==> inputs of v6 <==
==> flow/design.v (excerpt) <==
module top(
        clk, reset, up, down, hsync, vsync, rgb, pmod_switch, pause_switch,
         MISO, SW, SS, MOSI, SCLK, LED, an, seg
    );
make LEC_CHECK=0 ABC_AREA=1 CAP_MARGIN=20 CORE_MARGIN=2 CORE_UTILIZATION=72 CTS_CLUSTER_DIAMETER=366 CTS_CLUSTER_SIZE=15 HOLD_SLACK_MARGIN=-0.1 PLACE_DENSITY=0.74 SETUP_SLACK_MARGIN=0.27 SLEW_MARGIN=20 finish   # period 2.84 ns
run.sh (not shown) runs the stock make flow with config.mk's settings and CLKGATE_MAP_FILE=.
==> v26: changes against v6 <==
ABC_AREA = unset   (was 1)
CORE_UTILIZATION = 64   (was 72)
CTS_CLUSTER_DIAMETER = unset   (was 366)
CTS_CLUSTER_SIZE = unset   (was 15)
HOLD_SLACK_MARGIN = unset   (was -0.1)
PLACE_DENSITY = unset   (was 0.74)
SETUP_SLACK_MARGIN = unset   (was 0.27)
==> flow/constraint.sdc (replaced) <==
create_clock -name core_clock -period 5.14 [get_ports {clk}]
set_input_delay 1.0280 -clock core_clock [delete_from_list [all_inputs] [get_ports {clk}]]
set_output_delay 1.0280 -clock core_clock [all_outputs]
set_load 0.01 [all_outputs]
==> comparison <==
- Between v26 and v6, the lower sequential share of layout area is in v6 (gap 1.8 points).
- Between v26 and v6, the lower final area is in v26 (gap 5.9%, measured against v6).
- Die area: v6 is smaller than v26 (about 10%).
- Against v6, the maximum frequency of v26 is smaller by 31%.
- Of v26 and v6, v26 has the higher register-to-register slack (gap 0.96 ns).
- In v26 the setup slack is higher than in v6, by 0.96 ns.
- Of v6 and v26, v6 has the higher clock power (gap 25%, measured against v26).
- Against v26, the clock-buffer cell count of v6 is lower by 11.
- Of v26 and v6, v6 has the higher wire length (gap about 12%, measured against v6).
- v6 completed, yet does not pass: setup timing. v26 finished clean.
- In v26 the utilization is lower than in v6, by 13 points.

---

==> run a: inputs <==
top again, from the RTL that the note above started with.
clock: 7.53 ns
lec_check: 0
cap_margin: 35
cell_pad_in_sites_detail_placement: 0
core_margin: 2
core_utilization: 72
gpl_routability_driven: 0
gpl_timing_driven: 1
min_routing_layer: met1
place_density: 0.38
slew_margin: 0
==> run b: changes against run a <==
==> flow/config.mk (replaced) <==
export PLATFORM = sky130hd
export DESIGN_NAME = top
export DESIGN_NICKNAME = top
export VERILOG_FILES = /design/flow/design.v
export SDC_FILE = /design/flow/constraint.sdc
export NUM_CORES = 4
export LEC_CHECK = 0
export ABC_AREA = 1
export CAP_MARGIN = 20
export CORE_MARGIN = 2
export CORE_UTILIZATION = 72
export SETUP_SLACK_MARGIN = 0.46
export SLEW_MARGIN = 20
==> flow/constraint.sdc (replaced) <==
create_clock -name core_clock -period 3.11 [get_ports {clk}]
set_input_delay 0.6220 -clock core_clock [delete_from_list [all_inputs] [get_ports {clk}]]
set_output_delay 0.6220 -clock core_clock [all_outputs]
set_load 0.01 [all_outputs]
==> results.txt <==
fresh numbers from the pnr run: DR WL/cell=15.44 um, crit path cell chain=inv_6 -> ha_4 -> nor3_4 -> nand2_2 -> o21ai_1 -> o21ai_1 -> ha_1 -> nand3_1 -> nand2_1 -> a21oi_2 -> nand3_2 -> a21oi_4 -> nand4_4 -> nor2_4 -> buf_12 -> nand3_2 -> nand2_1 -> nor2_1, Metal-1 WL=14490 um, pre-CTS setup slack=95.19 ps, crit path DAT=3330 ps, status=complete, no violations, last element of the critical path=gs.r_dig3[0], Crit path depth=18, worst flop-to-flop path endpoint=gs.r_dig3[0], final core occ=0.8486, metal3 WL=2344 um, mux share=0.0007973, logic area=0.008029 mm^2, Comb power frac=0.028, slowest stage delay, CP=380 ps
-- figures above: run b

==> results.txt <==
fresh numbers from the pnr run: first-pass GRT wire length=51920 um, pre-CTS setup slack=3082 ps, status=complete, no violations, DR WL/cell=16.57 um, slowest stage delay, CP=590 ps, Crit path depth=13, leak pwr=0.005912 uW, logic area=0.008023 mm^2, final core occ=0.8115, mux share=0.02548, Comb power frac=0.024, Metal-1 WL=13410 um, Finished Layout Cells=1886, metal3 WL=1499 um, crit path cell chain=inv_1 -> ha_1 -> nand2b_4 -> nand2_1 -> xnor2_1 -> ha_1 -> and4_1 -> a221oi_1 -> o221ai_2 -> a2111oi_4 -> o2111ai_2 -> or4_1 -> a21oi_1, Clock Power Share=0.488, last element of the critical path=gs.r_dig2[3], worst flop-to-flop path endpoint=gs.r_dig2[3]
-- figures above: run a

Power and IR drop assume default switching activity.
